<file path="design/flow/run.sh">
#!/bin/bash
# the make line also repeats each setting of config.mk as NAME=value (left out here)
make -C /OpenROAD-flow-scripts/flow DESIGN_CONFIG=/design/flow/config.mk WORK_HOME=/design/flow/orfs CLKGATE_MAP_FILE= finish
</file>
<file path="design/flow/config.mk">
export PLATFORM = sky130hd
export DESIGN_NAME = microprocessor
export DESIGN_NICKNAME = microprocessor
export VERILOG_FILES = /design/flow/design.v
export SDC_FILE = /design/flow/constraint.sdc
export NUM_CORES = 4
export LEC_CHECK = 0
export ABC_AREA = 1
export CAP_MARGIN = 20
export CELL_PAD_IN_SITES_GLOBAL_PLACEMENT = 1
export CORE_MARGIN = 2
export CORE_UTILIZATION = 71
export CTS_CLUSTER_DIAMETER = 182
export CTS_CLUSTER_SIZE = 27
export GPL_ROUTABILITY_DRIVEN = 0
export GPL_TIMING_DRIVEN = 1
export PLACE_DENSITY_LB_ADDON = 0.01
export SETUP_SLACK_MARGIN = 2.23
export SLEW_MARGIN = 20
</file>
<file path="design/flow/constraint.sdc">
create_clock -name core_clock -period 15.4 [get_ports {clk}]
set_input_delay 3.0800 -clock core_clock [delete_from_list [all_inputs] [get_ports {clk}]]
set_output_delay 3.0800 -clock core_clock [all_outputs]
set_load 0.01 [all_outputs]
</file>
<file path="design/flow/design.v">
`timescale 1ns / 1ps
module microprocessor(
  input             clk,
  input             sys_rst,
  input      [15:0] din,
  output     [15:0] dout,
  output     [15:0] imem_addr,
  input      [31:0] imem_data,
  output     [15:0] dmem_addr,
  output            dmem_we,
  input      [15:0] dmem_rdata,
  output            halted
);
reg [31:0] IR;             
reg [15:0] GPR [31:0];     
reg [15:0] SGPR;           
reg [15:0] PC;
reg sign, zero, overflow, carry;
reg jmp_flag;
reg stop;
localparam [2:0] idle            = 3'd0;   
localparam [2:0] fetch_inst      = 3'd1;   
localparam [2:0] dec_exec_inst   = 3'd2;   
localparam [2:0] next_inst       = 3'd3;   
localparam [2:0] sense_halt      = 3'd4;   
reg [2:0] state, next_state;
wire [15:0] src1 = GPR[IR[21:17]];
wire [15:0] src2 = IR[16] ? IR[15:0] : GPR[IR[15:11]];
wire [15:0] rdv  = GPR[IR[26:22]];
wire [16:0] sum     = {1'b0, src1} + {1'b0, src2};
wire [15:0] diff    = src1 - src2;
wire [31:0] mul_res = src1 * src2;
wire [15:0] quot    = (src2 == 16'd0) ? 16'hFFFF : (src1 / src2);
reg        wr_en;
reg [15:0] wr_val;
reg        jmp_n;
reg        stop_n;
always @(*) begin
  wr_en  = 1'b1;
  wr_val = rdv;
  jmp_n  = 1'b0;
  stop_n = 1'b0;
  case (IR[31:27])
    5'b00000 : wr_val = SGPR;
    5'b00001     : wr_val = IR[16] ? IR[15:0] : src1;
    5'b00010     : wr_val = sum[15:0];
    5'b00011     : wr_val = diff;
    5'b00100     : wr_val = mul_res[15:0];
    5'b00101     : wr_val = quot;
    5'b00110     : wr_val = src1 | src2;
    5'b00111    : wr_val = src1 & src2;
    5'b01000    : wr_val = src1 ^ src2;
    5'b01001   : wr_val = src1 ~^ src2;
    5'b01010   : wr_val = ~(src1 & src2);
    5'b01011    : wr_val = ~(src1 | src2);
    5'b01100    : wr_val = IR[16] ? ~IR[15:0] : ~src1;
    5'b01111 : wr_val = dmem_rdata;
    default  : wr_en = 1'b0;
  endcase
  case (IR[31:27])
    5'b10000        : jmp_n = 1'b1;
    5'b10001      : jmp_n = carry;
    5'b10011       : jmp_n = sign;
    5'b10101       : jmp_n = zero;
    5'b10111   : jmp_n = overflow;
    5'b10010    : jmp_n = ~carry;
    5'b10100     : jmp_n = ~sign;
    5'b10110     : jmp_n = ~zero;
    5'b11000 : jmp_n = ~overflow;
    5'b11001        : stop_n = 1'b1;
    default      : ;
  endcase
end
wire [15:0] rd_new = wr_en ? wr_val : rdv;
wire sign_n  = (IR[31:27] == 5'b00100) ? mul_res[31] : rd_new[15];
wire zero_n  = (IR[31:27] == 5'b00100) ? ~(|mul_res) : ~(|rd_new);
wire carry_n = (IR[31:27] == 5'b00010) ? sum[16] : 1'b0;
wire ovf_n   = (IR[31:27] == 5'b00010) ? ((~src1[15] & ~src2[15] & rd_new[15]) | (src1[15] & src2[15] & ~rd_new[15])) :
               (IR[31:27] == 5'b00011) ? ((~src1[15] & src2[15] & rd_new[15]) | (src1[15] & ~src2[15] & ~rd_new[15])) :
               1'b0;
always @(posedge clk) begin
  if (sys_rst)
    state <= idle;
  else
    state <= next_state;
end
always @(*) begin
  case (state)
    idle            : next_state = fetch_inst;
    fetch_inst      : next_state = dec_exec_inst;
    dec_exec_inst   : next_state = next_inst;
    next_inst       : next_state = sense_halt;
    sense_halt      : next_state = stop ? sense_halt : fetch_inst;
    default         : next_state = idle;
  endcase
end
always @(posedge clk) begin
  if (sys_rst) begin
    sign     <= 1'b0;
    zero     <= 1'b0;
    overflow <= 1'b0;
    carry    <= 1'b0;
    jmp_flag <= 1'b0;
    stop     <= 1'b0;
  end else begin
    case (state)
      idle: begin
        IR <= 32'h0;
        PC <= 16'd0;
      end
      fetch_inst: begin
        IR <= imem_data;
      end
      dec_exec_inst: begin
        if (wr_en)
          GPR[IR[26:22]] <= wr_val;
        if (IR[31:27] == 5'b00100)
          SGPR <= mul_res[31:16];
        sign     <= sign_n;
        zero     <= zero_n;
        carry    <= carry_n;
        overflow <= ovf_n;
        jmp_flag <= jmp_n;
        stop     <= stop_n;
      end
      next_inst: begin
        PC <= jmp_flag ? IR[15:0] : PC + 16'd1;
      end
      default: ;
    endcase
  end
end
assign imem_addr = PC;
assign dmem_addr = IR[15:0];
assign dmem_we   = (state == dec_exec_inst) && ((IR[31:27] == 5'b01101) || (IR[31:27] == 5'b01110));
assign dout      = (IR[31:27] == 5'b01110) ? din : src1;
assign halted    = stop;
endmodule
</file>
==> run_results.csv, run 1 <==
group,metric,value,unit
run_status,status,"stopped before the end",
run_status,stop_stage,"global placement without I/O (3_1_place_gp_skip_io)",
run_status,stop_error,"[ERROR FLW-0024] Place density exceeds 1.0 (current PLACE_DENSITY_LB_ADDON =  0.01). Please check if the value of  PLACE_DENSITY_LB_ADDON is between 0 and 0.99.",
logic_synthesis,yosys_cells,6638,
logic_synthesis,yosysUniqueCellTypes,67,
logic_synthesis,fa_ha_area_share,14.70,%
logic_synthesis,synth-seq-cells,602,
logic_synthesis,area_leaders,"edfxtp_1, nand2_1, nand3_1",
die,die_y,273.7,um
die,fp_util,72.00,%
logic_synthesis,top_area_share,33.49,%
logic_synthesis,top_area_cell,"edfxtp_1",
die,chipArea,74920,um^2
logic_synthesis,mux_area_share,0.1090,%
logic_synthesis,avgSynthCellArea,7.781,um^2
logic_synthesis,synth-simple-area-share,26.55,%
logic_synthesis,compound_area_share,13.90,%
logic_synthesis,syn_area,51650,um^2
logic_synthesis,ys_warn_count,1,
logic_synthesis,ff_type,"edfxtp_1",
logic_synthesis,yosys.cell_count.top_type,"nand2_1",
logic_synthesis,syn_inst,6638,
die,die-width,273.7,um
logic_synthesis,ys_async_sr_fraction,0,%
logic_synthesis,ys_sh_xor,1.848,%
die,core-area,71730,um^2
logic_synthesis,fp_nets,7193,
die,rows,98,
logic_synthesis,ys_seq_share,34.50,%
logic_synthesis,common_cells,"nand2_1, nand3_1, nor2_1",
logic_synthesis,edf_count,576,
logic_synthesis,synthTopLogicFamily,"simple AND/OR/NAND/NOR gates",
logic_synthesis,synth_chip_area,51650,um^2
==> inputs of run 2 (changes only) <==
ABC_AREA = unset   (was 1)
CELL_PAD_IN_SITES_GLOBAL_PLACEMENT = unset   (was 1)
CORE_UTILIZATION = 70   (was 71)
CTS_CLUSTER_DIAMETER = 189   (was 182)
CTS_CLUSTER_SIZE = 100   (was 27)
GPL_ROUTABILITY_DRIVEN = unset   (was 0)
GPL_TIMING_DRIVEN = unset   (was 1)
PLACE_DENSITY = 0.38   (was unset)
PLACE_DENSITY_LB_ADDON = unset   (was 0.01)
SETUP_SLACK_MARGIN = -1.34   (was 2.23)
clock period = 23.9 ns   (was 15.4 ns; I/O delays follow)
==> run 2 against run 1 <==
Compared with the run above:
- the flow stops in global routing (5_1_grt)
- synthesized cell count decreased by 33%
- area after synthesis decreased by 1.7%
- die area decreased by 0.32%
==> run_results.csv, run 2 <==
group,metric,value,unit
run_status,status,"stopped before the end",
run_status,stop_stage,"global routing (5_1_grt)",
logic_synthesis,top_area_share,34.08,%
logic_synthesis,ys_async_sr_fraction,0,%
logic_synthesis,edf_count,576,
logic_synthesis,yosysUniqueCellTypes,112,
logic_synthesis,synth_chip_area,50750,um^2
logic_synthesis,yosys_cells,4449,
logic_synthesis,area_leaders,"edfxtp_1, mux4_2, fa_1",
placed_design,dp_hpwl,156.8,mm
die,die-width,273.3,um
logic_synthesis,top_area_cell,"edfxtp_1",
logic_synthesis,synthTopLogicFamily,"multiplexers",
logic_synthesis,compound_area_share,11.26,%
logic_synthesis,synth-seq-cells,602,
cts,cts-root-buf,"clkbuf_16",
placed_design,port_buffers,115,
die,fp_util,70.87,%
logic_synthesis,ys_warn_count,1,
placed_design,gp_congestion,1.082,
logic_synthesis,synth-simple-area-share,11.57,%
logic_synthesis,ff_type,"edfxtp_1",
logic_synthesis,ys_sh_xor,1.588,%
logic_synthesis,common_cells,"edfxtp_1, nand2_1, mux4_2",
logic_synthesis,syn_inst,4449,
die,die_y,273.3,um
cts,cts_sinks,602,
logic_synthesis,yosys.cell_count.top_type,"edfxtp_1",
logic_synthesis,avgSynthCellArea,11.41,um^2
cts,numCtsBuffers,11,
placed_design,placed_cells,6238,
die,core-area,71610,um^2
die,rows,98,
logic_synthesis,fa_ha_area_share,14.95,%
die,chipArea,74670,um^2
cts,cts_hold_buf,0,
logic_synthesis,syn_area,50750,um^2
logic_synthesis,ys_seq_share,35.11,%
cts,htree_num_levels,1,
cts,cts_max_path_buffers,3,
die,ios,116,
logic_synthesis,fp_nets,5004,
logic_synthesis,mux_area_share,20.55,%
==> run 2: timing repair <==
action	4_1_cts
pin swaps	62
endpoints found under the hold margin	0
setup buffers	64
gates cloned	8
endpoints found under the setup margin	97
resized	120
==> run 2: through the flow <==
| stage | utilization (%) | setup TNS (ps) | cell area (um^2) | setup slack [ps] | power (mW) |
|---|---|---|---|---|---|
| after CTS | 86.29 | -278640 | 61790 | -4289 | 9.060 |
| after detailed placement | 84.09 | -384650 | 60220 | -5225 | 8.525 |
| after global placement | 84.09 | -286440 | 60220 | -4387 | 8.239 |
| after floorplan | - | -332220 | 51320 | -5311 | 6.101 |
==> inputs of run 3 (changes only) <==
ABC_AREA = 1   (was unset)
CORE_UTILIZATION = 72   (was 70)
CTS_CLUSTER_DIAMETER = unset   (was 189)
CTS_CLUSTER_SIZE = 99   (was 100)
SETUP_SLACK_MARGIN = -1.16   (was -1.34)
TNS_END_PERCENT = 5   (was unset)
clock period = 24.1 ns   (was 23.9 ns; I/O delays follow)
==> run 3 against run 2 <==
Compared with the run above:
- the flow again stops in global routing (5_1_grt)
- synthesized cell count up 49%
- die area down 1.0%
- area after synthesis increased by 1.8%
==> run_results.csv, run 3 <==
group,metric,value,unit
logic_synthesis,ys_async_sr_fraction,0,%
die,die_y,271.8,um
die,core-area,71240,um^2
cts,cts_max_path_buffers,3,
logic_synthesis,ff_type,"edfxtp_1",
logic_synthesis,top_area_cell,"edfxtp_1",
logic_synthesis,yosys_cells,6638,
logic_synthesis,fa_ha_area_share,14.70,%
cts,htree_num_levels,3,
run_status,stop_error,"[ERROR GRT-0232] Routing congestion too high. Check the congestion heatmap in the GUI.",
logic_synthesis,yosysUniqueCellTypes,67,
logic_synthesis,synth-simple-area-share,26.55,%
logic_synthesis,synth_chip_area,51650,um^2
logic_synthesis,syn_inst,6638,
run_status,stop_stage,"global routing (5_1_grt)",
placed_design,gp_congestion,1.050,
global_routing,grt_overflow,80,
logic_synthesis,yosys.cell_count.top_type,"nand2_1",
logic_synthesis,synthTopLogicFamily,"simple AND/OR/NAND/NOR gates",
logic_synthesis,ys_seq_share,34.50,%
run_status,status,"stopped before the end",
placed_design,placed_cells,8111,
logic_synthesis,edf_count,576,
placed_design,port_buffers,115,
logic_synthesis,synth-seq-cells,602,
logic_synthesis,ys_warn_count,1,
logic_synthesis,mux_area_share,0.1090,%
die,ios,116,
cts,numCtsBuffers,68,
die,fp_util,72.50,%
logic_synthesis,common_cells,"nand2_1, nand3_1, nor2_1",
die,rows,98,
logic_synthesis,compound_area_share,13.90,%
logic_synthesis,area_leaders,"edfxtp_1, nand2_1, nand3_1",
cts,cts_sinks,602,
cts,cts_hold_buf,0,
cts,cts-root-buf,"clkbuf_16",
logic_synthesis,syn_area,51650,um^2
placed_design,dp_hpwl,146.0,mm
logic_synthesis,top_area_share,33.49,%
global_routing,grt_usage,80.31,%
logic_synthesis,ys_sh_xor,1.848,%
die,die-width,271.8,um
logic_synthesis,avgSynthCellArea,7.781,um^2
logic_synthesis,fp_nets,7193,
die,chipArea,73890,um^2
==> run 3: repair_timing <==
item | in CTS
pin swaps | 78
setup endpoints to repair | 97
setup buffers | 38
gates cloned | 5
resized | 79
==> run 3: routing by layer <==
layer	GRT overflow	GRT usage [%]
met4	31	73.70
met2	37	93.49
met1	4	82.69
met5	0	38.00
met3	8	69.29
==> run 3: per-stage QoR <==
step / setup slack [ps] / area [um^2] / setup TNS (ps) / power (mW)
after CTS: -4958 / 62310 / -296060 / 9.512
after global placement: -4162 / 59300 / -238800 / 7.912
after floorplan: -4962 / 51970 / -292540 / 6.026
after detailed placement: -5646 / 59300 / -369160 / 8.272
==> inputs of run 4 (changes only) <==
CTS_CLUSTER_DIAMETER = 336   (was unset)
SETUP_SLACK_MARGIN = unset   (was -1.16)
clock period = 23.5 ns   (was 24.1 ns; I/O delays follow)
==> run 4 against run 3 <==
Compared with the run above:
- the flow again stops in global routing (5_1_grt)
- die area is the same
- area after synthesis is the same
- synthesized cell count is the same
==> run_results.csv, run 4 <==
group,metric,value,unit
logic_synthesis,area_leaders,"edfxtp_1, nand2_1, nand3_1",
logic_synthesis,yosysUniqueCellTypes,67,
placed_design,dp_hpwl,146.2,mm
die,die-width,271.8,um
logic_synthesis,edf_count,576,
logic_synthesis,syn_area,51650,um^2
logic_synthesis,synth-seq-cells,602,
run_status,status,"stopped before the end",
placed_design,port_buffers,115,
cts,cts_sinks,602,
logic_synthesis,yosys.cell_count.top_type,"nand2_1",
cts,cts_max_path_buffers,3,
logic_synthesis,ff_type,"edfxtp_1",
logic_synthesis,top_area_cell,"edfxtp_1",
run_status,stop_error,"[ERROR GRT-0232] Routing congestion too high. Check the congestion heatmap in the GUI.",
logic_synthesis,fa_ha_area_share,14.70,%
die,rows,98,
die,fp_util,72.50,%
logic_synthesis,ys_sh_xor,1.848,%
logic_synthesis,common_cells,"nand2_1, nand3_1, nor2_1",
logic_synthesis,synthTopLogicFamily,"simple AND/OR/NAND/NOR gates",
cts,cts_hold_buf,0,
logic_synthesis,compound_area_share,13.90,%
logic_synthesis,top_area_share,33.49,%
logic_synthesis,syn_inst,6638,
cts,cts-root-buf,"clkbuf_16",
logic_synthesis,synth-simple-area-share,26.55,%
global_routing,grt_usage,71.86,%
logic_synthesis,synth_chip_area,51650,um^2
logic_synthesis,ys_seq_share,34.50,%
logic_synthesis,avgSynthCellArea,7.781,um^2
die,ios,116,
logic_synthesis,ys_async_sr_fraction,0,%
logic_synthesis,fp_nets,7193,
run_status,stop_stage,"global routing (5_1_grt)",
logic_synthesis,yosys_cells,6638,
die,chipArea,73890,um^2
placed_design,gp_congestion,1.069,
global_routing,grt_overflow,126,
cts,numCtsBuffers,10,
cts,htree_num_levels,1,
logic_synthesis,ys_warn_count,1,
die,die_y,271.8,um
logic_synthesis,mux_area_share,0.1090,%
die,core-area,71240,um^2
## run 4: what timing repair did
action,4_1_cts
setup endpoints to repair,97
buffers inserted,68
gates cloned,3
pin swaps,69
gates resized,58
## run 4: per-layer routing
layer / overflow / track usage [%]
met1: 14 / 77.73
met2: 63 / 88.97
met3: 6 / 52.82
met4: 39 / 61.67
met5: 4 / 28.50
## run 4: stage by stage
stage               worst slack (ps)  hold WS, ps  area (um^2)  instances
global placement               -4796        447.0        59080       8084
detailed placement             -6257        471.7        59080       8084
CTS                            -5427        509.8        60260       8171
floorplan                      -5562        434.7        51970       6638
==> inputs of run 5 (changes only) <==
CORE_UTILIZATION = 56   (was 72)
CTS_CLUSTER_DIAMETER = unset   (was 336)
CTS_CLUSTER_SIZE = unset   (was 99)
PLACE_DENSITY = unset   (was 0.38)
SETUP_SLACK_MARGIN = -0.92   (was unset)
TNS_END_PERCENT = unset   (was 5)
clock period = 20.3 ns   (was 23.5 ns; I/O delays follow)
==> run 5 against run 4 <==
Compared with the run above:
- now fails the layout checks on setup timing
- synthesized cell count stayed put
- area after synthesis stayed put
- die area grew 28%
==> run_results.csv, run 5 <==
group,metric,value,unit
run_status,status,"complete, but fails checks",
run_status,violatedChecks,"setup timing",
worst_setup_path,worstPathArrival,30060,ps
worst_setup_path,reg2reg_slack,-9360,ps
worst_hold_path,min_from,"IR[20]$_DFFE_PP_",
power,internal_power,5.774,mW
cells_and_area,final_nets,7890,
die,die_y,307.7,um
route,remaining_drc_errors,0,
worst_setup_path,end_kind,"register",
route,wire_per_inst,25.61,um
global_routing,grt_pass1_wl,319.5,mm
logic_synthesis,fp_nets,7193,
cts,htree_num_levels,3,
logic_synthesis,edf_count,576,
die,chipArea,94670,um^2
cts,clk_latency,690,ps
cells_and_area,post-route-util,70.01,%
logic_synthesis,yosys.cell_count.top_type,"nand2_1",
route,vias,55202,
worst_setup_path,path_class,"reg2reg",
cells_and_area,fillers,7357,
logic_synthesis,synth-simple-area-share,26.55,%
logic_synthesis,yosys_cells,6638,
logic_synthesis,ys_sh_xor,1.848,%
cts,cts-root-buf,"clkbuf_16",
placed_design,gp_congestion,1.018,
logic_synthesis,ys_seq_share,34.50,%
die,die-width,307.7,um
final_timing,slew_headroom,25.20,%
power,p_seq,1.76,mW
power,pg_clk,1.33,mW
final_timing,setup_violations,161,
worst_setup_path,path_max_fanout,25,
power,power_frac_comb,73.5,%
worst_setup_path,crit_top_cell,"nand2_2",
logic_synthesis,synth-seq-cells,602,
logic_synthesis,ff_type,"edfxtp_1",
die,fp_util,56.43,%
logic_synthesis,ys_async_sr_fraction,0,%
cts,cts_max_path_buffers,3,
worst_setup_path,rr_endpoint,"GPR[6][0]$_DFFE_PP_",
power,pwr-share-clk,11.4,%
logic_synthesis,common_cells,"nand2_1, nand3_1, nor2_1",
logic_synthesis,yosysUniqueCellTypes,67,
worst_setup_path,cp-start-kind,"register",
cells_and_area,final_area,64080,um^2
final_timing,grt_setup_unrepaired,"true",
worst_setup_path,critPathTopFamily,"AND-OR/OR-AND gates",
final_timing,finalClockPeriodUsage,146.1,%
power,ir_worst_vdd,0.5820,mV
worst_setup_path,cpMaxStageDelayCell,"dfxtp_4",
worst_hold_path,hp-class,"reg2reg",
logic_synthesis,fa_ha_area_share,14.70,%
route,dr.first_iter.drc_count,8599,
logic_synthesis,ys_warn_count,1,
power,power-per-cell-area,181.8,nW/um^2
power,top_power_group,"combinational cells",
route,drtAntennaViolNets,0,
worst_setup_path,crit_cells,245,
cts,cts_sinks,602,
placed_design,dp_hpwl,146.9,mm
logic_synthesis,compound_area_share,13.90,%
final_timing,setup_ws,-9359,ps
final_timing,worstMarginPinSlew,1119,ps
final_timing,hold_viol,0,
final_timing,post-route-min-period,29660,ps
route,routed_via_density,6.430,
cts,cts_hold_buf,0,
placed_design,port_buffers,115,
cts,numCtsBuffers,71,
die,core-area,91520,um^2
power,swShare,50.44,%
worst_hold_path,hold_depth,1,
flow_run,cap_viol_max_count,0,
route,finalWirelength,219.9,mm
final_timing,finalClockSkew,47.16,ps
global_routing,grt_usage,45.06,%
logic_synthesis,synth_chip_area,51650,um^2
global_routing,antenna_found_initial,11,
die,rows,111,
power,power_frac_seq,15.1,%
logic_synthesis,avgSynthCellArea,7.781,um^2
power,totalPowerFinal,11.65,mW
placed_design,place_area,59630,um^2
global_routing,grt_overflow,0,
cells_and_area,syn_to_final_growth,24.07,%
cells_and_area,ff_latch_area,17850,um^2
worst_setup_path,critPathBufInv,25,
worst_setup_path,slowest_delay,400,ps
power,leakagePower,28.23,nW
power,switchingPower,5.877,mW
die,ios,116,
logic_synthesis,syn_area,51650,um^2
worst_setup_path,reg2regPathDepth,245,
route,dr.pass1.iters,11,
final_timing,max_clock_freq,33.72,MHz
logic_synthesis,top_area_share,33.49,%
final_timing,slew_violations,0,
logic_synthesis,area_leaders,"edfxtp_1, nand2_1, nand3_1",
logic_synthesis,top_area_cell,"edfxtp_1",
cells_and_area,combGateArea,30790,um^2
cts,cts_tree,"yes",
placed_design,dp_slack,-9173,ps
power,powerComb,8.56,mW
logic_synthesis,synthTopLogicFamily,"simple AND/OR/NAND/NOR gates",
global_routing,grt_max_degree,100,
logic_synthesis,syn_inst,6638,
logic_synthesis,mux_area_share,0.1090,%
global_routing,first_global_vias,51785,
worst_setup_path,cp.required,20700,ps
worst_setup_path,endpoint,"GPR[6][0]$_DFFE_PP_",
flow_run,warnings,68,
cts,clkSlewWorstSetupHoldPaths,60,ps
run 5: layout make-up:
type,instances,area share (%)
Clock buffer,85,2.919
Tap cell,1186,2.316
Antenna cell,9,0.03515
Timing Repair inverter,2,0.04100
Inverter,601,3.622
Sequential cell,602,27.86
Timing Repair Buffer,1044,14.40
Multi-Input combinational cell,5013,48.05
Clock inverter,43,0.7537
run 5: layer usage:
layer	vias up	wire, um	GRT usage (%)
met3	957	33610	14.27
met1	25877	80820	60.47
met4	2	13840	22.16
li1	23988	-	-
met5	-	13	0
met2	4378	91570	65.71
run 5: stage by stage:
step                instances  hold slack, ps  TNS [ps]
floorplan                6638           434.7   -706250
global placement         8329           458.4   -677740
detailed placement       8329           461.2   -793770
CTS                      8504           478.3   -698550
global route             8576           500.4  -1066730
finish                   8585           476.5   -809770
run 5: timing repair:
action	4_1_cts	5_1_grt
endpoints found under the setup margin	129	161
buffers inserted	40	66
cloned	7	7
pin swaps	61	127
resized	66	163
==> inputs of run 6 (changes only) <==
ABC_AREA = 0   (was 1)
CORE_UTILIZATION = 72   (was 56)
CTS_CLUSTER_SIZE = 24   (was unset)
SETUP_SLACK_MARGIN = -1.02   (was -0.92)
clock period = 13.6 ns   (was 20.3 ns; I/O delays follow)
==> run 6 against run 5 <==
Compared with the run above:
- the flow now stops in global routing (5_1_grt)
- synthesized cell count down 33%
- area after synthesis is 1.7% lower
- die area fell by 23%
==> run_results.csv, run 6 <==
group,metric,value,unit
die,die_y,269.5,um
logic_synthesis,syn_area,50750,um^2
logic_synthesis,synth-simple-area-share,11.57,%
logic_synthesis,fa_ha_area_share,14.95,%
logic_synthesis,top_area_cell,"edfxtp_1",
logic_synthesis,top_area_share,34.08,%
placed_design,gp_congestion,1.107,
die,chipArea,72630,um^2
logic_synthesis,ff_type,"edfxtp_1",
placed_design,dp_slack,-15920,ps
logic_synthesis,compound_area_share,11.26,%
placed_design,port_buffers,115,
logic_synthesis,ys_sh_xor,1.588,%
die,ios,116,
run_status,stop_error,"[ERROR GRT-0116] Global routing finished with congestion. Check the congestion regions in the DRC Viewer.",
cts,cts_sinks,602,
logic_synthesis,yosys.cell_count.top_type,"edfxtp_1",
run_status,stop_stage,"global routing (5_1_grt)",
logic_synthesis,synth-seq-cells,602,
die,rows,97,
placed_design,place_area,60450,um^2
placed_design,dp_hpwl,161.8,mm
logic_synthesis,yosys_cells,4449,
logic_synthesis,common_cells,"edfxtp_1, nand2_1, mux4_2",
logic_synthesis,ys_seq_share,35.11,%
logic_synthesis,area_leaders,"edfxtp_1, mux4_2, fa_1",
cts,cts-root-buf,"clkbuf_16",
die,core-area,69910,um^2
cts,cts_max_path_buffers,3,
logic_synthesis,avgSynthCellArea,11.41,um^2
logic_synthesis,syn_inst,4449,
cts,htree_num_levels,2,
die,fp_util,72.60,%
logic_synthesis,yosysUniqueCellTypes,112,
cts,cts_hold_buf,0,
logic_synthesis,ys_warn_count,1,
die,die-width,269.5,um
run_status,status,"stopped before the end",
logic_synthesis,mux_area_share,20.55,%
logic_synthesis,synth_chip_area,50750,um^2
cts,numCtsBuffers,61,
logic_synthesis,edf_count,576,
logic_synthesis,ys_async_sr_fraction,0,%
global_routing,grt_overflow,331,
global_routing,grt_usage,86.51,%
logic_synthesis,fp_nets,5004,
logic_synthesis,synthTopLogicFamily,"multiplexers",
run 6: stage by stage:
step | TNS [ps] | utilization [%] | cells
2_1_floorplan | -2373020 | - | 4449
3_3_place_gp | -2204540 | 86.47 | 6260
3_5_place_dp | -2580620 | 86.47 | 6260
4_1_cts | -2599580 | 90.02 | 6385
run 6: repair_timing:
item,CTS
gates resized,58
endpoints found under the setup margin,289
pin swaps,22
setup buffers,12
run 6: routing by layer:
layer | GRT usage (%) | overflow
met5 | 60.00 | 2
met4 | 83.96 | 118
met3 | 78.34 | 36
met2 | 96.63 | 148
met1 | 86.52 | 27
==> inputs of run 7 (changes only) <==
ABC_AREA = unset   (was 0)
CORE_UTILIZATION = 66   (was 72)
CTS_CLUSTER_SIZE = unset   (was 24)
SETUP_SLACK_MARGIN = unset   (was -1.02)
TNS_END_PERCENT = 5   (was unset)
clock period = 28.3 ns   (was 13.6 ns; I/O delays follow)
==> run 7 against run 6 <==
Compared with the run above:
- the layout now fails its checks (setup timing)
- area after synthesis unchanged
- synthesized cell count stayed put
- die area increased by 9.0%
==> run_results.csv, run 7 <==
group,metric,value,unit
die,fp_util,66.71,%
cts,cts_sinks,602,
worst_setup_path,reg2regPathDepth,145,
power,powerComb,6.10,mW
logic_synthesis,yosysUniqueCellTypes,112,
final_timing,hold_slack,455.8,ps
run_status,violatedChecks,"setup timing",
cts,clkSlewWorstSetupHoldPaths,70,ps
placed_design,dp_slack,-622.6,ps
worst_setup_path,slowest_delay,930,ps
power,totalPowerFinal,8.331,mW
logic_synthesis,ys_sh_xor,1.588,%
worst_setup_path,critPathTopFamily,"AND-OR/OR-AND gates",
cells_and_area,post-route-util,79.50,%
logic_synthesis,syn_area,50750,um^2
route,routed_via_density,7.700,
worst_setup_path,cp-start-kind,"register",
logic_synthesis,synthTopLogicFamily,"multiplexers",
worst_setup_path,cpMaxStageDelayCell,"nor4_2",
power,swShare,50.61,%
worst_setup_path,reg2reg_slack,-780,ps
die,chipArea,79130,um^2
die,ios,116,
global_routing,first_global_vias,43916,
logic_synthesis,mux_area_share,20.55,%
power,power-per-cell-area,137.7,nW/um^2
worst_setup_path,end_kind,"register",
cts,cts_max_path_buffers,3,
power,power_frac_seq,15.3,%
power,internal_power,4.115,mW
worst_setup_path,path_class,"reg2reg",
logic_synthesis,fa_ha_area_share,14.95,%
logic_synthesis,ys_warn_count,1,
flow_run,warnings,68,
route,wire_per_inst,36.03,um
die,die_y,281.3,um
logic_synthesis,compound_area_share,11.26,%
final_timing,setup_ws,-775.2,ps
route,finalWirelength,217.7,mm
cells_and_area,fillers,4496,
logic_synthesis,top_area_share,34.08,%
logic_synthesis,common_cells,"edfxtp_1, nand2_1, mux4_2",
final_timing,post-route-min-period,29080,ps
final_timing,hold_viol,0,
logic_synthesis,top_area_cell,"edfxtp_1",
logic_synthesis,avgSynthCellArea,11.41,um^2
die,rows,101,
final_timing,grt_setup_unrepaired,"true",
final_timing,finalClockSkew,47.30,ps
placed_design,dp_hpwl,136.5,mm
final_timing,fin_tns_setup,-25130,ps
power,top_power_group,"combinational cells",
global_routing,grt_overflow,0,
cts,cts_hold_buf,0,
die,core-area,76080,um^2
power,ir_worst_vdd,0.4723,mV
final_timing,finalClockPeriodUsage,102.7,%
route,remaining_drc_errors,0,
worst_setup_path,cp.required,28700,ps
power,power_frac_comb,73.2,%
power,leakagePower,23.43,nW
route,dr.pass1.iters,14,
final_timing,max_clock_freq,34.39,MHz
global_routing,grt_pass1_wl,294.8,mm
logic_synthesis,synth-seq-cells,602,
logic_synthesis,yosys.cell_count.top_type,"edfxtp_1",
logic_synthesis,edf_count,576,
worst_setup_path,path_max_fanout,16,
worst_setup_path,endpoint,"GPR[14][0]$_DFFE_PP_",
global_routing,antenna_found_initial,15,
cts,cts-root-buf,"clkbuf_16",
logic_synthesis,ys_seq_share,35.11,%
cells_and_area,syn_to_final_growth,19.17,%
cts,clk_latency,670,ps
placed_design,gp_congestion,1.078,
run_status,status,"complete, but fails checks",
worst_setup_path,crit_top_cell,"ha_1",
global_routing,grt_max_degree,71,
flow_run,cap_viol_max_count,0,
route,drtAntennaViolNets,0,
final_timing,slew_headroom,12.45,%
cts,cts_tree,"yes",
logic_synthesis,syn_inst,4449,
global_routing,grt_usage,52.05,%
placed_design,port_buffers,115,
worst_setup_path,rr_endpoint,"GPR[14][0]$_DFFE_PP_",
final_timing,slew_violations,0,
logic_synthesis,area_leaders,"edfxtp_1, mux4_2, fa_1",
logic_synthesis,synth-simple-area-share,11.57,%
worst_setup_path,crit_cells,145,
worst_hold_path,hp-class,"reg2reg",
logic_synthesis,ys_async_sr_fraction,0,%
cts,htree_num_levels,3,
logic_synthesis,fp_nets,5004,
final_timing,worstMarginPinSlew,1310,ps
power,switchingPower,4.216,mW
route,vias,46525,
worst_setup_path,critPathBufInv,14,
cts,numCtsBuffers,67,
worst_hold_path,hold_depth,2,
logic_synthesis,ff_type,"edfxtp_1",
logic_synthesis,yosys_cells,4449,
logic_synthesis,synth_chip_area,50750,um^2
power,p_seq,1.27,mW
power,pwr-share-clk,11.5,%
cells_and_area,final_nets,5508,
die,die-width,281.3,um
route,dr.first_iter.drc_count,9293,
power,pg_clk,0.960,mW
final_timing,setup_violations,33,
worst_hold_path,min_from,"IR[18]$_DFFE_PP_",
worst_setup_path,worstPathArrival,29470,ps
## run 7: cell type report
cell class	count	area, um^2	area share (%)
Antenna cell	6	15.01	0.02483
Clock buffer	83	1768	2.923
Clock inverter	39	475.5	0.7861
Inverter	334	1254	2.073
Multi-Input combinational cell	3250	31770	52.53
Sequential cell	602	17850	29.51
Tap cell	1030	1289	2.131
Timing Repair Buffer	698	6062	10.02
## run 7: metal layers
metal | up-vias | part of all wire [%] | GRT usage (%)
li1 | 17852 | - | -
met1 | 21672 | 30 | 60.43
met2 | 5131 | 41 | 75.31
met3 | 1852 | 18 | 21.71
met4 | 18 | 11 | 43.49
met5 | - | 0.099 | 0
## run 7: metrics by stage
step	instance area, um^2	std cells
floorplan	51310	4449
global route	60460	6036
CTS	59160	5986
detailed placement	56590	5848
global placement	56590	5848
finish	60480	6042
## run 7: timing repair
item / CTS / global route
cloned: 2 / 8
setup buffers: 14 / 42
pin swaps: 10 / 76
hold endpoints to repair: 0 / 0
setup endpoints to repair: 33 / 65
resized: 24 / 177
==> inputs of run 8 (changes only) <==
CORE_UTILIZATION = 68   (was 66)
CTS_CLUSTER_DIAMETER = 271   (was unset)
MAX_ROUTING_LAYER = met4   (was unset)
TNS_END_PERCENT = unset   (was 5)
clock period = 29.0 ns   (was 28.3 ns; I/O delays follow)
==> run 8 against run 7 <==
Compared with the run above:
- the flow now stops in global routing (5_1_grt)
- area after synthesis did not move
- die area fell by 2.9%
- synthesized cell count did not move
==> run_results.csv, run 8 <==
group,metric,value,unit
run_status,status,"stopped before the end",
run_status,stop_stage,"global routing (5_1_grt)",
placed_design,dp_hpwl,140.5,mm
cts,htree_num_levels,2,
cts,cts_max_path_buffers,3,
placed_design,gp_congestion,1.080,
logic_synthesis,yosysUniqueCellTypes,112,
die,die_y,277.2,um
logic_synthesis,edf_count,576,
logic_synthesis,fa_ha_area_share,14.95,%
logic_synthesis,syn_inst,4449,
logic_synthesis,compound_area_share,11.26,%
logic_synthesis,mux_area_share,20.55,%
placed_design,port_buffers,115,
logic_synthesis,synth_chip_area,50750,um^2
logic_synthesis,ys_sh_xor,1.588,%
logic_synthesis,common_cells,"edfxtp_1, nand2_1, mux4_2",
die,die-width,277.2,um
die,fp_util,68.40,%
logic_synthesis,ys_warn_count,1,
placed_design,dp_slack,-394.6,ps
logic_synthesis,avgSynthCellArea,11.41,um^2
logic_synthesis,yosys_cells,4449,
logic_synthesis,synthTopLogicFamily,"multiplexers",
logic_synthesis,synth-simple-area-share,11.57,%
logic_synthesis,top_area_share,34.08,%
logic_synthesis,syn_area,50750,um^2
logic_synthesis,ys_seq_share,35.11,%
logic_synthesis,fp_nets,5004,
die,ios,116,
placed_design,placed_cells,5570,
logic_synthesis,area_leaders,"edfxtp_1, mux4_2, fa_1",
placed_design,place_area,54880,um^2
logic_synthesis,synth-seq-cells,602,
die,core-area,74200,um^2
logic_synthesis,ys_async_sr_fraction,0,%
cts,cts-root-buf,"clkbuf_16",
cts,numCtsBuffers,61,
cts,cts_sinks,602,
logic_synthesis,top_area_cell,"edfxtp_1",
die,rows,100,
logic_synthesis,yosys.cell_count.top_type,"edfxtp_1",
logic_synthesis,ff_type,"edfxtp_1",
die,chipArea,76840,um^2
==> run 8: metrics by stage <==
step	hold WS [ps]	setup TNS [ps]
floorplan	417.8	-2684
global placement	424.9	0
detailed placement	439.5	-12360
CTS	485.5	0
==> run 8: what timing repair did <==
item	in CTS
resized	43
setup buffers	17
pin swaps	13
hold buffers	0
setup endpoints to repair	33
gates cloned	2
==> inputs of run 9 (changes only) <==
ABC_AREA = 1   (was unset)
CORE_UTILIZATION = 58   (was 68)
CTS_CLUSTER_DIAMETER = unset   (was 271)
SETUP_SLACK_MARGIN = 5.0   (was unset)
clock period = 17.1 ns   (was 29.0 ns; I/O delays follow)
==> run 9 against run 8 <==
Compared with the run above:
- the layout now fails its checks (setup timing)
- synthesized cell count up 49%
- area after synthesis up 1.8%
- die area up 19%
==> run_results.csv, run 9 <==
group,metric,value,unit
die,chipArea,91450,um^2
logic_synthesis,ys_warn_count,1,
power,pg_clk,1.45,mW
worst_setup_path,critPathTopFamily,"AND-OR/OR-AND gates",
logic_synthesis,top_area_cell,"edfxtp_1",
route,vias,55527,
logic_synthesis,edf_count,576,
power,switchingPower,6.828,mW
final_timing,slew_headroom,22.59,%
power,pwr-share-clk,10.7,%
power,power_frac_comb,74.0,%
logic_synthesis,ys_seq_share,34.50,%
final_timing,finalClockSkew,30.64,ps
logic_synthesis,compound_area_share,13.90,%
cts,clk_latency,640,ps
final_timing,post-route-min-period,29250,ps
worst_setup_path,cpMaxStageDelayCell,"dfxtp_4",
worst_setup_path,cp.required,17480,ps
die,fp_util,58.44,%
logic_synthesis,syn_area,51650,um^2
run_status,violatedChecks,"setup timing",
flow_run,cap_viol_max_count,0,
power,ir_worst_vdd,0.6779,mV
final_timing,worstMarginPinSlew,1153,ps
logic_synthesis,synth-simple-area-share,26.55,%
power,p_seq,2.08,mW
global_routing,grt_overflow,0,
worst_setup_path,end_kind,"register",
worst_setup_path,endpoint,"GPR[1][0]$_DFFE_PP_",
logic_synthesis,top_area_share,33.49,%
die,rows,109,
logic_synthesis,ys_sh_xor,1.848,%
logic_synthesis,ys_async_sr_fraction,0,%
die,die-width,302.4,um
worst_setup_path,slowest_delay,500,ps
worst_hold_path,min_from,"IR[21]$_DFFE_PP_",
route,finalWirelength,217.3,mm
worst_setup_path,cp-start-kind,"register",
worst_hold_path,hp-class,"reg2reg",
flow_run,warnings,71,
worst_setup_path,path_max_fanout,38,
global_routing,grt_pass1_wl,313.5,mm
worst_setup_path,worstPathArrival,29620,ps
logic_synthesis,yosys_cells,6638,
placed_design,dp_hpwl,147.0,mm
final_timing,setup_violations,193,
power,powerComb,10.1,mW
logic_synthesis,avgSynthCellArea,7.781,um^2
placed_design,place_area,60650,um^2
route,drtAntennaViolNets,0,
cells_and_area,combGateArea,30660,um^2
logic_synthesis,yosys.cell_count.top_type,"nand2_1",
die,ios,116,
die,die_y,302.4,um
worst_setup_path,critPathBufInv,25,
cells_and_area,fillers,6823,
final_timing,max_clock_freq,34.19,MHz
worst_setup_path,rr_endpoint,"GPR[1][0]$_DFFE_PP_",
cells_and_area,final_nets,8023,
worst_setup_path,reg2reg_slack,-12150,ps
run_status,status,"complete, but fails checks",
logic_synthesis,fa_ha_area_share,14.70,%
global_routing,antenna_found_initial,7,
logic_synthesis,mux_area_share,0.1090,%
worst_setup_path,crit_cells,246,
cells_and_area,syn_to_final_growth,25.23,%
logic_synthesis,synth_chip_area,51650,um^2
cts,numCtsBuffers,70,
worst_setup_path,reg2regPathDepth,246,
cts,clkSlewWorstSetupHoldPaths,60,ps
logic_synthesis,ff_type,"edfxtp_1",
global_routing,first_global_vias,51397,
cts,htree_num_levels,3,
global_routing,grt_usage,47.27,%
final_timing,slew_violations,0,
final_timing,hold_viol,0,
cts,cts-root-buf,"clkbuf_16",
route,wire_per_inst,25.00,um
power,swShare,50.19,%
route,dr.first_iter.drc_count,8919,
power,leakagePower,28.75,nW
cells_and_area,ff_latch_area,17860,um^2
global_routing,grt_max_degree,158,
cts,cts_sinks,602,
power,power-per-cell-area,210.3,nW/um^2
placed_design,port_buffers,115,
worst_hold_path,hold_depth,1,
logic_synthesis,synth-seq-cells,602,
power,top_power_group,"combinational cells",
power,power_frac_seq,15.3,%
route,routed_via_density,6.390,
die,core-area,88370,um^2
power,internal_power,6.776,mW
logic_synthesis,synthTopLogicFamily,"simple AND/OR/NAND/NOR gates",
cells_and_area,final_area,64680,um^2
route,dr.pass1.iters,10,
final_timing,setup_ws,-12150,ps
final_timing,grt_setup_unrepaired,"true",
logic_synthesis,area_leaders,"edfxtp_1, nand2_1, nand3_1",
cts,cts_tree,"yes",
final_timing,finalClockPeriodUsage,171.0,%
cts,cts_max_path_buffers,3,
cts,cts_hold_buf,0,
final_timing,fin_tns_setup,-1339360,ps
logic_synthesis,common_cells,"nand2_1, nand3_1, nor2_1",
worst_setup_path,crit_top_cell,"nand2_2",
logic_synthesis,fp_nets,7193,
placed_design,gp_congestion,1.071,
logic_synthesis,syn_inst,6638,
route,remaining_drc_errors,0,
worst_setup_path,path_class,"reg2reg",
logic_synthesis,yosysUniqueCellTypes,67,
run 9: layout make-up:
cell class,count,share of cell area [%]
Inverter,601,3.563
Clock inverter,31,0.4082
Multi-Input combinational cell,5013,47.41
Clock buffer,90,2.905
Antenna cell,8,0.03095
Timing Repair inverter,3,0.04256
Timing Repair Buffer,1177,15.78
Tap cell,1165,2.254
Sequential cell,602,27.61
run 9: repair_timing:
item	4_1_cts	5_1_grt
pin swaps	50	145
setup buffers	48	50
hold endpoints to repair	0	0
gates resized	50	153
gates cloned	3	10
setup endpoints to repair	289	289
run 9: metal layers:
| metal | routed length [um] | GRT usage, % | up-vias |
|---|---|---|---|
| met5 | 0 | - | - |
| met4 | 14270 | 24.56 | 0 |
| met3 | 34630 | 14.46 | 1027 |
| met2 | 89890 | 66.48 | 4547 |
| met1 | 78490 | 61.32 | 25709 |
| li1 | - | - | 24244 |
run 9: stage by stage:
stage                     hold slack, ps  util, %  power (mW)  setup slack (ps)  instances
final                              473.2    73.19       13.60            -12150       8690
after global routing               491.9    73.18       14.52            -14310       8688
after CTS                          474.6    71.81       13.06            -11390       8621
after detailed placement           464.2    68.63       11.46            -12120       8449
after global placement             457.0    68.61       11.28            -11280       8448
after floorplan                    434.7        -       8.497            -11960       6638
==> inputs of run 10 (changes only) <==
ABC_AREA = 0   (was 1)
CELL_PAD_IN_SITES_GLOBAL_PLACEMENT = 1   (was unset)
CORE_UTILIZATION = 72   (was 58)
CTS_CLUSTER_DIAMETER = 96   (was unset)
CTS_CLUSTER_SIZE = 27   (was unset)
GPL_ROUTABILITY_DRIVEN = 1   (was unset)
GPL_TIMING_DRIVEN = 1   (was unset)
MAX_ROUTING_LAYER = unset   (was met4)
SETUP_SLACK_MARGIN = 2.23   (was 5.0)
clock period = 17.9 ns   (was 17.1 ns; I/O delays follow)
==> run 10 against run 9 <==
Compared with the run above:
- the flow now stops in detailed placement (3_5_place_dp)
- die area down 21%
- area after synthesis down 1.7%
- synthesized cell count down 33%
==> run_results.csv, run 10 <==
group,metric,value,unit
run_status,status,"stopped before the end",
run_status,stop_stage,"detailed placement (3_5_place_dp)",
run_status,stop_error,"[ERROR DPL-0033] detailed placement checks failed during check placement.",
logic_synthesis,ys_sh_xor,1.588,%
logic_synthesis,syn_area,50750,um^2
logic_synthesis,ff_type,"edfxtp_1",
logic_synthesis,synthTopLogicFamily,"multiplexers",
logic_synthesis,area_leaders,"edfxtp_1, mux4_2, fa_1",
logic_synthesis,yosysUniqueCellTypes,112,
logic_synthesis,edf_count,576,
placed_design,port_buffers,115,
die,fp_util,72.60,%
die,ios,116,
logic_synthesis,common_cells,"edfxtp_1, nand2_1, mux4_2",
logic_synthesis,ys_warn_count,1,
logic_synthesis,yosys_cells,4449,
logic_synthesis,top_area_share,34.08,%
logic_synthesis,synth-seq-cells,602,
logic_synthesis,fp_nets,5004,
die,die-width,269.5,um
logic_synthesis,ys_seq_share,35.11,%
logic_synthesis,fa_ha_area_share,14.95,%
placed_design,gp_congestion,1.100,
die,core-area,69910,um^2
logic_synthesis,yosys.cell_count.top_type,"edfxtp_1",
logic_synthesis,synth_chip_area,50750,um^2
logic_synthesis,ys_async_sr_fraction,0,%
logic_synthesis,synth-simple-area-share,11.57,%
logic_synthesis,avgSynthCellArea,11.41,um^2
logic_synthesis,mux_area_share,20.55,%
die,rows,97,
logic_synthesis,compound_area_share,11.26,%
die,die_y,269.5,um
die,chipArea,72630,um^2
logic_synthesis,syn_inst,4449,
logic_synthesis,top_area_cell,"edfxtp_1",
## run 10: stage by stage
step	setup TNS [ps]	worst slack [ps]	hold slack [ps]
global placement	-1181560	-10150	429.7
floorplan	-1287300	-11310	417.8
==> inputs of run 11 (changes only) <==
CORE_ASPECT_RATIO = 0.71   (was unset)
PLACE_DENSITY_LB_ADDON = 0.01   (was unset)
SETUP_SLACK_MARGIN = -1.22   (was 2.23)
TNS_END_PERCENT = 5   (was unset)
clock period = 15.4 ns   (was 17.9 ns; I/O delays follow)
==> run 11 against run 10 <==
Compared with the run above:
- the run fails in global placement without I/O (3_1_place_gp_skip_io)
- synthesized cell count unchanged
- area after synthesis stayed put
- die area hardly changed
==> run_results.csv, run 11 <==
group,metric,value,unit
run_status,status,"stopped before the end",
run_status,stop_stage,"global placement without I/O (3_1_place_gp_skip_io)",
run_status,stop_error,"[ERROR FLW-0024] Place density exceeds 1.0 (current PLACE_DENSITY_LB_ADDON =  0.01). Please check if the value of  PLACE_DENSITY_LB_ADDON is between 0 and 0.99.",
die,die_y,227.7,um
logic_synthesis,yosys.cell_count.top_type,"edfxtp_1",
logic_synthesis,ys_sh_xor,1.588,%
logic_synthesis,ys_warn_count,1,
die,core-area,69320,um^2
logic_synthesis,top_area_cell,"edfxtp_1",
logic_synthesis,compound_area_share,11.26,%
logic_synthesis,synth-simple-area-share,11.57,%
die,fp_util,73.21,%
logic_synthesis,syn_area,50750,um^2
logic_synthesis,mux_area_share,20.55,%
logic_synthesis,fp_nets,5004,
logic_synthesis,synth-seq-cells,602,
logic_synthesis,fa_ha_area_share,14.95,%
logic_synthesis,avgSynthCellArea,11.41,um^2
logic_synthesis,area_leaders,"edfxtp_1, mux4_2, fa_1",
logic_synthesis,ys_async_sr_fraction,0,%
logic_synthesis,ff_type,"edfxtp_1",
die,chipArea,72660,um^2
die,die-width,319.1,um
logic_synthesis,yosys_cells,4449,
logic_synthesis,syn_inst,4449,
logic_synthesis,top_area_share,34.08,%
logic_synthesis,edf_count,576,
die,rows,81,
logic_synthesis,ys_seq_share,35.11,%
logic_synthesis,common_cells,"edfxtp_1, nand2_1, mux4_2",
logic_synthesis,synthTopLogicFamily,"multiplexers",
logic_synthesis,yosysUniqueCellTypes,112,
logic_synthesis,synth_chip_area,50750,um^2
==> inputs of run 12 (changes only) <==
CELL_PAD_IN_SITES_GLOBAL_PLACEMENT = 0   (was 1)
CORE_ASPECT_RATIO = unset   (was 0.71)
CORE_UTILIZATION = 61   (was 72)
CTS_CLUSTER_DIAMETER = 306   (was 96)
CTS_CLUSTER_SIZE = unset   (was 27)
HOLD_SLACK_MARGIN = 0.29   (was unset)
PLACE_DENSITY_LB_ADDON = unset   (was 0.01)
SETUP_SLACK_MARGIN = 4.87   (was -1.22)
clock period = 16.3 ns   (was 15.4 ns; I/O delays follow)
==> run 12 against run 11 <==
Compared with the run above:
- now fails the layout checks on setup timing
- synthesized cell count is the same
- area after synthesis unchanged
- die area rose by 18%
==> run_results.csv, run 12 <==
group,metric,value,unit
run_status,status,"complete, but fails checks",
run_status,violatedChecks,"setup timing",
placed_design,gp_congestion,1.051,
power,switchingPower,7.613,mW
worst_setup_path,critPathTopFamily,"AND-OR/OR-AND gates",
logic_synthesis,syn_area,50750,um^2
final_timing,worstMarginPinSlew,1270,ps
global_routing,antenna_found_initial,14,
final_timing,hold_viol,0,
final_timing,setup_violations,225,
worst_hold_path,hold_depth,2,
logic_synthesis,ys_async_sr_fraction,0,%
die,rows,105,
global_routing,first_global_vias,47254,
die,ios,116,
power,powerComb,11.2,mW
worst_setup_path,critPathBufInv,11,
worst_setup_path,rr_endpoint,"GPR[29][0]$_DFFE_PP_",
final_timing,fin_tns_setup,-1648790,ps
cells_and_area,ff_latch_area,17850,um^2
worst_setup_path,slowest_delay,560,ps
worst_setup_path,crit_cells,139,
logic_synthesis,ff_type,"edfxtp_1",
worst_setup_path,cpMaxStageDelayCell,"mux4_2",
final_timing,slew_violations,0,
cts,cts_max_path_buffers,3,
cts,cts_tree,"yes",
final_timing,slew_headroom,15.24,%
logic_synthesis,synth-simple-area-share,11.57,%
cts,cts_hold_buf,0,
logic_synthesis,yosys.cell_count.top_type,"edfxtp_1",
cells_and_area,final_nets,6118,
route,wire_per_inst,34.10,um
logic_synthesis,edf_count,576,
cells_and_area,syn_to_final_growth,29.72,%
global_routing,grt_max_degree,102,
cells_and_area,combGateArea,32260,um^2
power,leakagePower,26.53,nW
logic_synthesis,mux_area_share,20.55,%
worst_setup_path,end_kind,"register",
power,swShare,50.71,%
logic_synthesis,ys_warn_count,1,
power,ir_worst_vdd,0.8873,mV
worst_setup_path,endpoint,"GPR[29][0]$_DFFE_PP_",
logic_synthesis,common_cells,"edfxtp_1, nand2_1, mux4_2",
power,power_frac_comb,74.6,%
worst_setup_path,worstPathArrival,29250,ps
die,chipArea,85520,um^2
power,p_seq,2.19,mW
worst_setup_path,path_class,"reg2reg",
logic_synthesis,ys_seq_share,35.11,%
final_timing,post-route-min-period,28820,ps
logic_synthesis,top_area_cell,"edfxtp_1",
route,remaining_drc_errors,0,
route,finalWirelength,228.3,mm
worst_hold_path,hp-class,"reg2reg",
global_routing,grt_overflow,0,
logic_synthesis,area_leaders,"edfxtp_1, mux4_2, fa_1",
die,core-area,82240,um^2
worst_hold_path,min_from,"IR[17]$_DFFE_PP_",
worst_setup_path,reg2reg_slack,-12520,ps
die,die_y,292.4,um
cells_and_area,fillers,4835,
logic_synthesis,synth-seq-cells,602,
route,vias,48898,
global_routing,grt_usage,51.10,%
logic_synthesis,compound_area_share,11.26,%
logic_synthesis,ys_sh_xor,1.588,%
logic_synthesis,synthTopLogicFamily,"multiplexers",
logic_synthesis,synth_chip_area,50750,um^2
placed_design,placed_cells,6399,
cts,cts-root-buf,"clkbuf_16",
final_timing,grt_setup_unrepaired,"true",
worst_setup_path,cp-start-kind,"register",
power,power-per-cell-area,228.0,nW/um^2
logic_synthesis,yosysUniqueCellTypes,112,
die,die-width,292.4,um
flow_run,cap_viol_max_count,0,
cts,clk_latency,680,ps
logic_synthesis,avgSynthCellArea,11.41,um^2
placed_design,port_buffers,115,
logic_synthesis,yosys_cells,4449,
final_timing,finalClockPeriodUsage,176.8,%
power,pg_clk,1.61,mW
logic_synthesis,syn_inst,4449,
worst_setup_path,crit_top_cell,"o21a_1",
cts,clkSlewWorstSetupHoldPaths,70,ps
power,pwr-share-clk,10.7,%
logic_synthesis,top_area_share,34.08,%
power,power_frac_seq,14.6,%
worst_setup_path,cp.required,16720,ps
placed_design,dp_hpwl,150.1,mm
cells_and_area,layout.cells.non_filler,6693,
die,fp_util,61.71,%
final_timing,setup_ws,-12520,ps
worst_setup_path,path_max_fanout,8,
power,top_power_group,"combinational cells",
worst_setup_path,reg2regPathDepth,139,
cts,htree_num_levels,3,
logic_synthesis,fp_nets,5004,
route,drtAntennaViolNets,0,
power,internal_power,7.400,mW
cts,cts_sinks,602,
flow_run,warnings,72,
final_timing,max_clock_freq,34.69,MHz
global_routing,grt_pass1_wl,316.4,mm
final_timing,finalClockSkew,63.25,ps
route,dr.pass1.iters,9,
cts,numCtsBuffers,66,
route,dr.first_iter.drc_count,7692,
logic_synthesis,fa_ha_area_share,14.95,%
route,routed_via_density,7.306,
run 12: per-stage QoR:
step                      setup WS [ps]  cell area (um^2)  power (mW)  hold WS, ps  utilization (%)
after global routing             -13350             65820       15.81        493.6            80.03
after global placement           -11950             60670       12.32        432.2            73.77
after floorplan                  -12910             51310       8.944        417.8                -
after CTS                        -11870             64630       14.32        456.7            78.58
final                            -12520             65840       15.01        449.7            80.05
after detailed placement         -12800             60680       12.46        441.9            73.78
run 12: cell type report:
| class | count | share of cell area (%) |
|---|---|---|
| Clock inverter | 44 | 0.7298 |
| Sequential cell | 602 | 27.11 |
| Tap cell | 1070 | 2.034 |
| Inverter | 334 | 1.904 |
| Multi-Input combinational cell | 3249 | 49.01 |
| Clock buffer | 77 | 2.604 |
| Antenna cell | 7 | 0.02661 |
| Timing Repair Buffer | 1310 | 16.59 |
run 12: routing by layer:
metal | up-vias | track usage (%) | wire (um)
met3 | 1688 | 17.47 | 36510
met1 | 23126 | 61.01 | 70370
met2 | 5000 | 76.21 | 95640
met4 | 12 | 39.76 | 25580
li1 | 19072 | - | -
met5 | - | 0 | 153
run 12: what timing repair did:
action | in CTS | in global routing
pin swaps | 84 | 97
endpoints found under the setup margin | 353 | 354
gates resized | 173 | 125
setup buffers | 101 | 56
gates cloned | 4 | 4
==> inputs of run 13 (changes only) <==
ABC_AREA = unset   (was 0)
CELL_PAD_IN_SITES_GLOBAL_PLACEMENT = unset   (was 0)
CORE_MARGIN = 6   (was 2)
CORE_UTILIZATION = 30   (was 61)
CTS_CLUSTER_DIAMETER = 258   (was 306)
GPL_ROUTABILITY_DRIVEN = 0   (was 1)
HOLD_SLACK_MARGIN = 0.16   (was 0.29)
PLACE_DENSITY_LB_ADDON = 0.24   (was unset)
SETUP_SLACK_MARGIN = 5.0   (was 4.87)
TNS_END_PERCENT = unset   (was 5)
clock period = 30.0 ns   (was 16.3 ns; I/O delays follow)
==> run 13 against run 12 <==
Compared with the run above:
- the layout fails its checks (capacitance limit, slew limit)
- non-clock buffer count down 666
- critical path depth up 16
- via count is 13% lower
- count of clock-buffer cells in the layout up 4
- clock skew is 6.0 ps lower
- flip-flop count unchanged
- routed wire length down 4.3%
- cell count up 7.1%
- setup slack better by 14000 ps
- largest power group unchanged
==> run_results.csv, run 13 <==
group,metric,value,unit
logic_synthesis,synth-simple-area-share,11.57,%
power,ir_worst_vdd,0.4437,mV
power,totalPowerFinal,7.994,mW
worst_hold_path,hold_depth,2,
die,rows,150,
final_timing,slew_violations,6,
final_timing,fin_tns_setup,0,ps
logic_synthesis,mux_area_share,20.55,%
final_timing,grt_setup_unrepaired,"true",
cts,cts_tree,"yes",
cts,cts_hold_buf,0,
route,dr.pass1.iters,6,
worst_hold_path,hp-class,"reg2reg",
worst_setup_path,reg2regPathDepth,155,
power,p_seq,1.20,mW
die,ios,116,
logic_synthesis,compound_area_share,11.26,%
cells_and_area,combGateArea,32250,um^2
final_timing,setup_ws,1100,ps
worst_setup_path,endpoint,"GPR[24][0]$_DFFE_PP_",
cells_and_area,fillers,16299,
placed_design,dp_slack,-654.1,ps
final_timing,finalClockPeriodUsage,96.33,%
die,core-area,167600,um^2
power,pwr-share-clk,11.0,%
worst_setup_path,rr_endpoint,"GPR[24][0]$_DFFE_PP_",
placed_design,place_area,56380,um^2
global_routing,antenna_found_initial,8,
cts,cts-root-buf,"clkbuf_16",
placed_design,placed_cells,6793,
worst_setup_path,cp-start-kind,"register",
route,finalWirelength,218.5,mm
worst_setup_path,cpMaxStageDelayCell,"or4_4",
logic_synthesis,synth-seq-cells,602,
logic_synthesis,yosysUniqueCellTypes,112,
run_status,status,"complete, but fails checks",
worst_setup_path,crit_cells,155,
cts,cts_max_path_buffers,3,
cells_and_area,post-route-util,37.10,%
power,powerComb,5.92,mW
power,swShare,50.87,%
global_routing,grt_max_degree,99,
cts,numCtsBuffers,70,
route,wire_per_inst,30.47,um
logic_synthesis,ys_seq_share,35.11,%
logic_synthesis,synth_chip_area,50750,um^2
logic_synthesis,syn_inst,4449,
logic_synthesis,yosys.cell_count.top_type,"edfxtp_1",
logic_synthesis,fa_ha_area_share,14.95,%
logic_synthesis,yosys_cells,4449,
final_timing,post-route-min-period,28900,ps
worst_setup_path,crit_top_cell,"buf_4",
cts,clkSlewWorstSetupHoldPaths,60,ps
placed_design,port_buffers,115,
final_timing,slew_headroom,-105.0,%
power,top_power_group,"combinational cells",
global_routing,grt_usage,23.30,%
cts,htree_num_levels,3,
worst_setup_path,reg2reg_slack,1100,ps
worst_setup_path,critPathBufInv,44,
power,power_frac_seq,15.0,%
flow_run,cap_viol_max_count,1,
global_routing,first_global_vias,41747,
power,leakagePower,23.28,nW
cells_and_area,final_area,62180,um^2
final_timing,hold_viol,0,
power,internal_power,3.927,mW
logic_synthesis,synthTopLogicFamily,"multiplexers",
logic_synthesis,top_area_cell,"edfxtp_1",
logic_synthesis,avgSynthCellArea,11.41,um^2
logic_synthesis,top_area_share,34.08,%
cts,cts_sinks,602,
logic_synthesis,edf_count,576,
logic_synthesis,area_leaders,"edfxtp_1, mux4_2, fa_1",
route,remaining_drc_errors,0,
final_timing,max_clock_freq,34.60,MHz
die,die_y,423.3,um
final_timing,finalClockSkew,57.29,ps
power,power-per-cell-area,128.6,nW/um^2
logic_synthesis,ff_type,"edfxtp_1",
global_routing,grt_pass1_wl,306.7,mm
power,pg_clk,0.877,mW
route,routed_via_density,5.916,
flow_run,warnings,66,
global_routing,grt_overflow,0,
placed_design,dp_hpwl,153.3,mm
worst_setup_path,worstPathArrival,29300,ps
final_timing,hold_slack,448.1,ps
die,fp_util,30.28,%
worst_setup_path,slowest_delay,510,ps
worst_setup_path,path_class,"reg2reg",
logic_synthesis,syn_area,50750,um^2
run_status,violatedChecks,"capacitance limit, slew limit",
worst_setup_path,cp.required,30400,ps
cts,clk_latency,670,ps
final_timing,setup_violations,0,
die,die-width,423.3,um
worst_hold_path,min_from,"IR[17]$_DFFE_PP_",
cells_and_area,ff_latch_area,17850,um^2
logic_synthesis,common_cells,"edfxtp_1, nand2_1, mux4_2",
logic_synthesis,ys_async_sr_fraction,0,%
logic_synthesis,fp_nets,5004,
power,power_frac_comb,74.0,%
worst_setup_path,path_max_fanout,10,
final_timing,worstMarginPinSlew,3047,ps
logic_synthesis,ys_sh_xor,1.588,%
power,switchingPower,4.067,mW
die,chipArea,179200,um^2
route,vias,42409,
route,dr.first_iter.drc_count,5236,
worst_setup_path,critPathTopFamily,"AND-OR/OR-AND gates",
cells_and_area,layout.cells.non_filler,7169,
cells_and_area,syn_to_final_growth,22.52,%
worst_setup_path,end_kind,"register",
logic_synthesis,ys_warn_count,1,
cells_and_area,final_nets,5460,
route,drtAntennaViolNets,0,
==> run 13: cell type report <==
cell class / instances / area share, %
antenna: 5 / 0.02012
clock buffer: 81 / 2.916
clock inverter: 46 / 0.8592
inverter: 334 / 2.024
multi-input combinational: 3253 / 51.86
sequential: 602 / 28.71
tap: 2204 / 4.435
timing repair buffer: 644 / 9.175
==> run 13: timing repair <==
item,CTS,global route
gates resized,171,113
endpoints found under the hold margin,0,0
setup endpoints to repair,129,129
cloned,6,4
setup buffers,169,64
pin swaps,74,72
==> run 13: routing by layer <==
layer / wire length (um) / share of wire [%] / global-route usage (%) / vias up
met5: 27 / 0.012 / 0 / -
met4: 15130 / 6.9 / 12.64 / 4
li1: - / - / - / 17759
met3: 20820 / 9.5 / 4.841 / 646
met2: 98690 / 45 / 37.01 / 2431
met1: 83800 / 38 / 29.88 / 21569
==> inputs of run 14 (changes only) <==
ABC_AREA = 1   (was unset)
CORE_MARGIN = 2   (was 6)
CORE_UTILIZATION = 72   (was 30)
CTS_CLUSTER_DIAMETER = unset   (was 258)
CTS_CLUSTER_SIZE = 99   (was unset)
GPL_ROUTABILITY_DRIVEN = unset   (was 0)
GPL_TIMING_DRIVEN = unset   (was 1)
HOLD_SLACK_MARGIN = unset   (was 0.16)
PLACE_DENSITY = 0.38   (was unset)
PLACE_DENSITY_LB_ADDON = unset   (was 0.24)
SETUP_SLACK_MARGIN = 2.9   (was 5.0)
TNS_END_PERCENT = 10   (was unset)
clock period = 23.1 ns   (was 30.0 ns; I/O delays follow)
==> run 14 against run 13 <==
Compared with the run above:
- the flow now stops in global routing (5_1_grt)
- area after synthesis grew 1.8%
- die area shrank 59%
- synthesized cell count up 49%
==> run_results.csv, run 14 <==
group,metric,value,unit
cts,cts_sinks,602,
logic_synthesis,ys_sh_xor,1.848,%
cts,htree_num_levels,3,
die,ios,116,
logic_synthesis,top_area_cell,"edfxtp_1",
placed_design,dp_hpwl,147.4,mm
global_routing,grt_overflow,7412,
logic_synthesis,top_area_share,33.49,%
logic_synthesis,compound_area_share,13.90,%
logic_synthesis,synth-simple-area-share,26.55,%
die,rows,98,
logic_synthesis,fa_ha_area_share,14.70,%
logic_synthesis,ff_type,"edfxtp_1",
placed_design,placed_cells,8085,
logic_synthesis,common_cells,"nand2_1, nand3_1, nor2_1",
logic_synthesis,mux_area_share,0.1090,%
cts,numCtsBuffers,67,
logic_synthesis,syn_area,51650,um^2
cts,cts_hold_buf,0,
logic_synthesis,fp_nets,7193,
run_status,stop_error,"[ERROR GRT-0116] Global routing finished with congestion. Check the congestion regions in the DRC Viewer.",
cts,cts-root-buf,"clkbuf_16",
placed_design,gp_congestion,1.086,
logic_synthesis,avgSynthCellArea,7.781,um^2
global_routing,grt_usage,99.77,%
logic_synthesis,yosysUniqueCellTypes,67,
die,core-area,71240,um^2
placed_design,port_buffers,115,
logic_synthesis,area_leaders,"edfxtp_1, nand2_1, nand3_1",
die,chipArea,73890,um^2
logic_synthesis,syn_inst,6638,
logic_synthesis,synth_chip_area,51650,um^2
logic_synthesis,yosys_cells,6638,
logic_synthesis,edf_count,576,
die,fp_util,72.50,%
placed_design,dp_slack,-6782,ps
run_status,stop_stage,"global routing (5_1_grt)",
cts,cts_max_path_buffers,3,
logic_synthesis,synthTopLogicFamily,"simple AND/OR/NAND/NOR gates",
logic_synthesis,synth-seq-cells,602,
run_status,status,"stopped before the end",
logic_synthesis,ys_warn_count,1,
logic_synthesis,ys_async_sr_fraction,0,%
logic_synthesis,yosys.cell_count.top_type,"nand2_1",
logic_synthesis,ys_seq_share,34.50,%
die,die-width,271.8,um
die,die_y,271.8,um
-- run 14: timing repair --
| item | in CTS |
|---|---|
| cloned | 8 |
| setup buffers | 294 |
| gates resized | 138 |
| endpoints found under the hold margin | 0 |
| endpoints found under the setup margin | 161 |
| pin swaps | 98 |
-- run 14: metal layers --
metal,track usage [%],overflow
met1,106.3,2827
met2,106.8,2118
met3,93.63,1540
met4,82.09,642
met5,84.79,285
-- run 14: through the flow --
step                      utilization (%)  total power, mW  area [um^2]  setup TNS [ps]
after floorplan                         -            6.287        51970         -389540
after detailed placement            83.15            8.621        59230         -483550
after global placement              83.15            8.239        59230         -348180
after CTS                           90.42            10.25        64410         -352980
Power and IR drop assume default switching activity.
